## run 1
## CONV
module CONV(
	input			clk,               
	input			reset,             
	output reg		busy,	            
	input			ready,	            
	output reg[11:0]	iaddr,            
	input signed[19:0]	idata,            
	output reg 	     cwr,              
	output reg[11:0] 	caddr_wr,         
	output reg[19:0] 	cdata_wr,         
	output reg	 crd,               
	output reg[11:0]	caddr_rd,         
	input	[19:0]		cdata_rd,         
	output reg[2:0] 	csel              
);
parameter signed bias = 40'h0013100000;    
parameter signed K0_0 = 20'h0A89E;         
parameter signed K0_1 = 20'h092D5;         
parameter signed K0_2 = 20'h06D43;         
parameter signed K0_3 = 20'h01004;         
parameter signed K0_4 = 20'hF8F71;         
parameter signed K0_5 = 20'hF6E54;         
parameter signed K0_6 = 20'hFA6D7;         
parameter signed K0_7 = 20'hFC834;         
parameter signed K0_8 = 20'hFAC19;         
parameter IDLE       = 3'd0;    
parameter READ_CONV  = 3'd1;    
parameter WRITE_L0   = 3'd2;    
parameter DELAY1     = 3'd3;    
parameter READ_L0    = 3'd4;    
parameter WRITE_L1   = 3'd5;    
parameter DELAY2     = 3'd6;    
parameter FINISH     = 3'd7;    
reg [5:0] x, y, L1_x, L1_y;             
reg [3:0] counter_kdata, counter_kaddr;   
reg [2:0] counter_layer1;	            
reg [2:0] current_state, next_state;    
reg signed [19:0] Kernel;               
reg signed [39:0] conv_sum;             
reg signed [19:0] idata_tmp;            
wire signed [39:0] data_conv;
wire signed [19:0] conv_result;
assign data_conv = Kernel * idata_tmp;              
  ...
For scale: roughly 2900 cells after synthesis, about 180 flip-flops, roughly 110 I/O pins, ~26000 µm² of cells after synthesis.
Settings: LEC_CHECK=0, CAP_MARGIN=20, CORE_ASPECT_RATIO=0.5, CORE_MARGIN=2, CORE_UTILIZATION=72, CTS_CLUSTER_DIAMETER=391, CTS_CLUSTER_SIZE=97, PLACE_DENSITY=0.38, SLEW_MARGIN=20, TNS_END_PERCENT=10; clock period 4.98 ns.
run.sh (not shown) runs the stock make flow with config.mk's settings and CLKGATE_MAP_FILE=.
Run 1 -> stages 100% | layout checks FAIL | setup timing
> inputs changed (run 1 -> run 2)
Settings: removing CTS_CLUSTER_DIAMETER (formerly 391); changing CTS_CLUSTER_SIZE from 97 to 33; removing CORE_ASPECT_RATIO (formerly 0.5); removing TNS_END_PERCENT (formerly 10); removing PLACE_DENSITY (formerly 0.38); setting PLACE_DENSITY_LB_ADDON to 0.08 for the first time; changing the clock period (ns, I/O delays scaled along) from 4.98 to 5.45.
[summary]
What ended run 2 was a tool error in 5_1_grt; the run never finished. Run 2 -> run 1: instance count of the mapped netlist delta 0, exact match. Run 1 -> run 2: floorplan die width decreased by more than a quarter. Summed standard-cell area reported by yosys: run 1 vs run 2 identical. Diff run 1 -> run 2: area of the die closely matched the old numbers, yosys stat cell total has remained practically unchanged. Run 2: post-cts resize count about 60% above run 1. Run 2 vs run 1, post-placement setup slack went up by 0.49 ns.
diff inputs: run 2 => run 3
Settings: clearing CTS_CLUSTER_SIZE, which used to be 33; swapping 72 for 30 in CORE_UTILIZATION; clearing PLACE_DENSITY_LB_ADDON, which used to be 0.08; swapping 5.45 for 8.79 in the clock period (ns, I/O delays scaled along).
## What came out
- Diff run 2..run 3 | adder and majority gate portion of the synthesized area | unchanged
- Diff run 3..run 2 | mean post-synth cell area | unchanged
- Run 3 went all the way through the flow, and no timing, DRC or antenna check failed.
- Going from run 2 to run 3, the die area was enlarged.
- Changes observed in run 3 relative to run 2: total of cells resized after clock tree synthesis -200; synthesized cell count neither gained nor lost much.
- Of run 2 and run 3, the lower detailed-placement wirelength estimate belongs to run 3.
- Run 3 — share of the core filled by cells before placement 43 points lower, run 2 as reference
- On total of buffers placed on input and output ports, run 2 and run 3 are neck and neck.
- Setup fix buffers added after clock tree synthesis, run 2 and run 3, higher one = run 2.
- Higher die boundary width goes to run 3 over run 2.
Input changes introduced in run 4 (baseline for comparison: run 3):
Settings: CTS_CLUSTER_SIZE newly set to 100; CORE_UTILIZATION changed from 30 to 70; the clock period (ns, I/O delays scaled along) changed from 8.79 to 7.67.
[summary]
Across run 3 and run 4, a clean result was obtained everywhere but in run 4. | run 4 | all stages done | FAIL | setup timing |. Cmp run 3 and run 4 / die area / higher: run 3.

* * *

== garnet ==
The RTL this note starts from:
==> flow/design.v <==
module CONV(
	input			clk,               
	input			reset,             
	output reg		busy,	            
	input			ready,	            
	output reg[11:0]	iaddr,            
	input signed[19:0]	idata,            
	output reg 	     cwr,              
	output reg[11:0] 	caddr_wr,         
	output reg[19:0] 	cdata_wr,         
	output reg	 crd,               
	output reg[11:0]	caddr_rd,         
	input	[19:0]		cdata_rd,         
	output reg[2:0] 	csel              
);
parameter signed bias = 40'h0013100000;    
parameter signed K0_0 = 20'h0A89E;         
parameter signed K0_1 = 20'h092D5;         
parameter signed K0_2 = 20'h06D43;         
parameter signed K0_3 = 20'h01004;         
parameter signed K0_4 = 20'hF8F71;         
parameter signed K0_5 = 20'hF6E54;         
parameter signed K0_6 = 20'hFA6D7;         
parameter signed K0_7 = 20'hFC834;         
parameter signed K0_8 = 20'hFAC19;         
parameter IDLE       = 3'd0;    
parameter READ_CONV  = 3'd1;    
parameter WRITE_L0   = 3'd2;    
parameter DELAY1     = 3'd3;    
parameter READ_L0    = 3'd4;    
parameter WRITE_L1   = 3'd5;    
parameter DELAY2     = 3'd6;    
parameter FINISH     = 3'd7;    
reg [5:0] x, y, L1_x, L1_y;             
reg [3:0] counter_kdata, counter_kaddr;   
reg [2:0] counter_layer1;	            
reg [2:0] current_state, next_state;    
reg signed [19:0] Kernel;               
reg signed [39:0] conv_sum;             
reg signed [19:0] idata_tmp;            
wire signed [39:0] data_conv;
wire signed [19:0] conv_result;
assign data_conv = Kernel * idata_tmp;              
assign conv_result[19:0] = conv_sum[35:16] + conv_sum[15];   
always@(*) begin
	case(counter_kdata)
		4'd1: Kernel = K0_0;
		4'd2: Kernel = K0_1;
		4'd3: Kernel = K0_2;
		4'd4: Kernel = K0_3;
		4'd5: Kernel = K0_4;
		4'd6: Kernel = K0_5;
		4'd7: Kernel = K0_6;
		4'd8: Kernel = K0_7;
		4'd9: Kernel = K0_8;
		default: Kernel = 0;
	endcase
end
always@(posedge clk or posedge reset) begin
	if(reset) 
		current_state <= IDLE;
	else 
		current_state <= next_state;
end
always @(*) begin
	case (current_state)
		IDLE:       next_state = (ready) ? READ_CONV : IDLE;
		READ_CONV:  next_state = (counter_kdata == 4'd10) ? WRITE_L0 : READ_CONV;  
		WRITE_L0:   next_state = DELAY1;
		DELAY1:     next_state = (x == 6'd0 && y == 6'd0) ? READ_L0 : READ_CONV;
		READ_L0:    next_state = (counter_layer1 == 3'd4) ? WRITE_L1 : READ_L0;
		WRITE_L1:   next_state = DELAY2;
		DELAY2:     next_state = (L1_x == 6'd0 && L1_y == 6'd0) ? FINISH : READ_L0;
		FINISH:     next_state = FINISH;
		default:    next_state = IDLE;
	endcase
end
always@(posedge clk or posedge reset) begin
	if(reset) begin 
		iaddr <= 12'd0;
	end else if(current_state == READ_CONV) begin 
		case(counter_kaddr)
			4'd0: iaddr <= (y-1)*64 + x-1;
			4'd1: iaddr <= (y-1)*64 + x;
			4'd2: iaddr <= (y-1)*64 + x+1;
			4'd3: iaddr <= y*64 + x-1;
			4'd4: iaddr <= y*64 + x;		 
			4'd5: iaddr <= y*64 + x+1;		
			4'd6: iaddr <= (y+1)*64 + x-1;
			4'd7: iaddr <= (y+1)*64 + x;
			4'd8: iaddr <= (y+1)*64 + x+1;
			default: iaddr <= iaddr;
		endcase
	end
end
always@(posedge clk or posedge reset) begin
	if(reset) 
		counter_kaddr <= 4'd0;
	else if(current_state == READ_CONV) 
		counter_kaddr <= counter_kaddr + 4'd1;
	else 
		counter_kaddr <= counter_kaddr;
end
always@(posedge clk or posedge reset) begin
	if(reset) 
		idata_tmp <= 0;
	else if(current_state == READ_CONV) begin
		case(counter_kdata)
			4'd0: idata_tmp <= (x == 0 || y == 0) ? 20'd0 : idata;
			4'd1: idata_tmp <= (y == 0) ? 20'd0 : idata;
			4'd2: idata_tmp <= (x == 63 || y == 0) ? 20'd0 : idata;
			4'd3: idata_tmp <= (x == 0) ? 20'd0 : idata;
			4'd4: idata_tmp <= idata;
			4'd5: idata_tmp <= (x == 63) ? 20'd0 : idata;
			4'd6: idata_tmp <= (x == 0 || y == 63) ? 20'd0 : idata;
			4'd7: idata_tmp <= (y == 63) ? 20'd0 : idata;
			4'd8: idata_tmp <= (x == 63 || y == 63) ? 20'd0 : idata;
			default: idata_tmp <= idata_tmp;
		endcase
	end 
end
always@(posedge clk or posedge reset) begin
	if(reset) 
		conv_sum <= 40'd0;
	else if(current_state == READ_CONV) begin
		if(counter_kdata == 0) 
			conv_sum <= 40'd0;
		else if(counter_kdata == 10)     
			conv_sum <= conv_sum + bias;
		else  
			conv_sum <= conv_sum + data_conv;  
	end
end
always@(posedge clk or posedge reset) begin
	if(reset) 
		busy <= 0;
	else if(ready) 
		busy <= 1; 
	else if(current_state == FINISH) 
		busy <= 0;
end
always@(posedge clk or posedge reset) begin
	if(reset) 
		cwr <= 1'd0;
	else if(current_state == WRITE_L0 || current_state == WRITE_L1)
		cwr <= 1'd1;
	else 
		cwr <= 1'd0;
end
always@(posedge clk or posedge reset) begin
	if(reset) 
		crd <= 1'd0;
	else if(current_state == READ_L0) 
		crd <= 1'd1;
	else 
		crd <= 1'd0;
end
always@(posedge clk or posedge reset) begin
	if(reset) 
		csel <= 3'b000;
	else if(current_state == WRITE_L0) 
		csel <= 3'b001;
	else if(current_state == WRITE_L1) 
		csel <= 3'b011;
	else if(current_state == READ_L0) 
		csel <= 3'b001;
	else 
		csel <= csel;
end
always@(posedge clk or posedge reset) begin
	if(reset) 
		caddr_rd <= 12'd0;
	else if(current_state == READ_L0) begin
		case(counter_layer1)
			3'd0: caddr_rd <= L1_y*64 + L1_x;
			3'd1: caddr_rd <= L1_y*64 + L1_x+1;
			3'd2: caddr_rd <= (L1_y+1)*64 + L1_x;
			3'd3: caddr_rd <= (L1_y+1)*64 + L1_x+1;
		endcase 
	end
end
always@(posedge clk or posedge reset) begin
	if(reset) 
		caddr_wr <= 0;
	else if(current_state == WRITE_L0)  
		caddr_wr <= y * 64 + x; 
	else if(current_state == WRITE_L1)  
		caddr_wr <= (L1_y/2) * 32 + (L1_x/2);  
end
reg signed [19:0] current_max;
always@(posedge clk or posedge reset) begin
	if(reset) begin
		cdata_wr <= 20'd0;
		current_max <= 20'd0; 
	end else begin
		case(current_state)
			WRITE_L0:  
				cdata_wr <= (conv_sum[39]) ? 20'd0 : conv_result;
			READ_L0: begin				
				if(counter_layer1 == 3'd1) begin	 
					current_max <= cdata_rd; 		 
				end else begin
					current_max <= (cdata_rd > current_max) ? cdata_rd : current_max;
				end
			end
			WRITE_L1: begin
				cdata_wr <= current_max;
				current_max <= 20'h00000;  
			end
			default: begin
			end
		endcase
	end
end
always@(posedge clk or posedge reset) begin
	if(reset) begin
		x <= 6'd0; 
		y <= 6'd0;
	end else if(current_state == WRITE_L0) begin
		if(x == 6'd63) begin  
			x <= 6'd0;
			y <= y + 6'd1;
		end else begin
			x <= x + 6'd1;
		end
	end
end
always@(posedge clk or posedge reset) begin
	if(reset) begin
		L1_x <= 6'd0; 
		L1_y <= 6'd0;
	end else if(current_state == WRITE_L1) begin
		if(L1_x == 6'd62) begin
			L1_x <= 0;
			L1_y <= L1_y + 2;
		end else begin
			L1_x <= L1_x + 2;
		end
	end
end
always@(posedge clk or posedge reset) begin
	if(reset) 
		counter_kdata <= 4'd0;
	else 
		counter_kdata <= counter_kaddr;
end
always@(posedge clk or posedge reset) begin
	if(reset) 
		counter_layer1 <= 0;
	else if(current_state == READ_L0) 
		counter_layer1 <= counter_layer1 + 3'd1;
	else 
		counter_layer1 <= 0;
end
endmodule
export LEC_CHECK = 0
export ABC_AREA = 1
export CAP_MARGIN = 5
export CORE_ASPECT_RATIO = 0.51
export CORE_MARGIN = 2
export CORE_UTILIZATION = 52
export CTS_CLUSTER_DIAMETER = 354
export GPL_ROUTABILITY_DRIVEN = 0
export GPL_TIMING_DRIVEN = 0
export HOLD_SLACK_MARGIN = -0.01
export MAX_ROUTING_LAYER = met5
export PLACE_DENSITY_LB_ADDON = 0.19
export SLEW_MARGIN = 20
create_clock -name core_clock -period 8.89 [get_ports {clk}]
garnet ended with every stage complete and zero timing, DRC or antenna violations.
The inputs of quartz differ from those of garnet as listed below.
- GPL_TIMING_DRIVEN: 0 -> unset
- GPL_ROUTABILITY_DRIVEN: 0 -> unset
- CAP_MARGIN: 5 -> 20
- CORE_UTILIZATION: 52 -> 40
- CTS_CLUSTER_DIAMETER: 354 -> unset
- CORE_ASPECT_RATIO: 0.51 -> unset
- MAX_ROUTING_LAYER: met5 -> unset
- HOLD_SLACK_MARGIN: -0.01 -> unset
- ABC_AREA: 1 -> unset
- PLACE_DENSITY_LB_ADDON: 0.19 -> unset
- the clock period (ns, I/O delays scaled along): 8.89 -> 7.83
Notes after the runs:
- Area reported by Yosys stat, garnet and quartz, lower one = quartz.
- quartz finished every step from synthesis to the final layout, and the layout passed the timing, design-rule and antenna checks.
- Layer with the highest usage: met2 -> quartz, met1 -> garnet
- When the final numbers for garnet and quartz were put side by side, the adder-cell share of the synthesized area turned out to be greater in quartz.
- Relative to garnet, clock latency on the worst-skew pair has increased by 20 ps in quartz.
For nickel, these inputs were changed with respect to quartz:
- swapping 40 for 65 in CORE_UTILIZATION
- swapping 7.83 for 6.6 in the clock period (ns, I/O delays scaled along)
nickel finished all stages; layout check result: FAIL, due to setup timing.
The number of nets in the layout in nickel is 1.05 times that in quartz.
Delta(post-route cell area, nickel - quartz) > 0
When the final numbers for quartz and nickel were put side by side, the met2 wirelength from detailed routing turned out to be smaller in quartz.
Setup changes, nickel to zinc
- changing the clock period (ns, I/O delays scaled along) from 6.6 to 5.58
### Flow results
- | zinc | all stages done | FAIL | setup timing |
- Per the comparison of zinc with nickel, count of sequential standard cells was more or less identical; post-layout instance area was more or less identical.
- zinc contains fewer vias than nickel.
- Min global-route wire length before repair across zinc and nickel: zinc
- There was hardly any difference in number of filler cells placed in the layout between nickel and zinc.
- Routing usage on met3 was higher in zinc than in nickel.
Changes in juniper relative to zinc:
- setting ABC_AREA to 1 for the first time
- changing CORE_UTILIZATION from 65 to 40
- setting CTS_CLUSTER_SIZE to 48 for the first time
- changing the clock period (ns, I/O delays scaled along) from 5.58 to 8.0
Between juniper and zinc, least setup slack across all paths after layout is higher for juniper, zinc comes in under that.
Global-route wire length before repair (juniper vs. zinc) increases by a little under 10%
Compared with zinc, juniper shows a overall global routing resource usage that is 12 points lower.
Delta (juniper minus zinc): gate count after technology mapping has increased, maximum achievable frequency has increased, maximum number of pins on one net before global-route repair has decreased, total cell area reported by yosys after synthesis has increased.
Re register-to-register slack: zinc was lower than juniper.
The cell area of juniper was superior to that of zinc.
Summary of zinc and juniper: one run falls short of a clean finish, namely zinc.

* * *

## P
// CONV: RTL as listed in full above, without the edits since
==> flow/config.mk <==
export PLATFORM = sky130hd
export DESIGN_NAME = CONV
export DESIGN_NICKNAME = CONV
export VERILOG_FILES = /design/flow/design.v
export SDC_FILE = /design/flow/constraint.sdc
export NUM_CORES = 4
export LEC_CHECK = 0
export CAP_MARGIN = 20
export CORE_ASPECT_RATIO = 0.5
export CORE_MARGIN = 8
export CORE_UTILIZATION = 58
export CTS_CLUSTER_DIAMETER = 306
export CTS_CLUSTER_SIZE = 98
export GPL_ROUTABILITY_DRIVEN = 0
export MAX_ROUTING_LAYER = met4
export PLACE_DENSITY = 0.4
export SETUP_SLACK_MARGIN = 0.3
export SLEW_MARGIN = 20
export TNS_END_PERCENT = 5
==> flow/constraint.sdc <==
create_clock -name core_clock -period 8.63 [get_ports {clk}]
set_input_delay 1.7260 -clock core_clock [delete_from_list [all_inputs] [get_ports {clk}]]
set_output_delay 1.7260 -clock core_clock [all_outputs]
set_load 0.01 [all_outputs]
P completed every stage of the flow, and the final layout passed the timing, design-rule and antenna checks.
[inputs] Q vs P
Settings: a change of CORE_UTILIZATION from 58 to 22; a change of PLACE_DENSITY from 0.4 to 0.51; a change of CTS_CLUSTER_DIAMETER from 306 to 369.
[summary]
- Diff Q..P | flip-flop and latch area | negligible
- Comparing worst slew margin relative to its limit for Q and P, the smaller number came from Q.
- Q went all the way through synthesis, placement and routing and the layout is clean on timing, DRC and antenna.
- Status: instance tally after logic synthesis parity (Q, P)
- Max non-clock buffer count across Q and P: Q
- P and Q ended up with roughly the same detailed-route wire length on metal 1.
- Relative to P, the share of the clock period used by the worst path of Q is higher by 0.19 points.
- Q ended up with more standard cells than P.
diff inputs: Q => R
Settings: PLACE_DENSITY no longer set, was 0.51; CORE_UTILIZATION now 40, was 22; CTS_CLUSTER_DIAMETER no longer set, was 369; CORE_MARGIN now 2, was 8; SETUP_SLACK_MARGIN no longer set, was 0.3; TNS_END_PERCENT no longer set, was 5; GPL_ROUTABILITY_DRIVEN no longer set, was 0; CORE_ASPECT_RATIO no longer set, was 0.5; CTS_CLUSTER_SIZE no longer set, was 98; MAX_ROUTING_LAYER no longer set, was met4; the clock period (ns, I/O delays scaled along) now 8.0, was 8.63.
[summary]
Re proportion of cell area occupied by registers: Q and R aren't equal, and the lower value belongs to Q.
On routed wire length, Q and R are neck and neck.
Between Q and R, the flow reports maximum frequency increasing by a few percent.
For smallest hold slack, R and Q come out practically identical.
Total number of cells along the worst setup path was higher in Q than in R.
## Diff of input files: S against R
Settings: CTS_CLUSTER_SIZE now 48, previously not set; SLEW_MARGIN now 40, was 20; ABC_AREA now 1, previously not set; GPL_ROUTABILITY_DRIVEN now 0, previously not set; CAP_MARGIN now 40, was 20; MAX_ROUTING_LAYER now met4, previously not set; TNS_END_PERCENT now 95, previously not set; CORE_ASPECT_RATIO now 1.32, previously not set; CORE_UTILIZATION now 41, was 40; CELL_PAD_IN_SITES_DETAIL_PLACEMENT now 2, previously not set; MIN_ROUTING_LAYER now met2, previously not set; CTS_CLUSTER_DIAMETER now 335, previously not set; GPL_TIMING_DRIVEN now 0, previously not set.
The flow ran to completion for all of R and S but S, which stopped partway. [compare] base=R new=S: mean area per synthesized cell has decreased; chip width shrank by 31 µm. Detailed placement HPWL for S: 130% up relative to R. [compare] base=R new=S: mux share of post-synthesis cell area shrank by 1.3 points, synthesized netlist net count saw an increase, cell count in the Yosys report went up, cell count after placement has increased, fraction of the mapped netlist area in adder cells -1.7 points. S against R; total standard cell area after synthesis is up by a few percent.
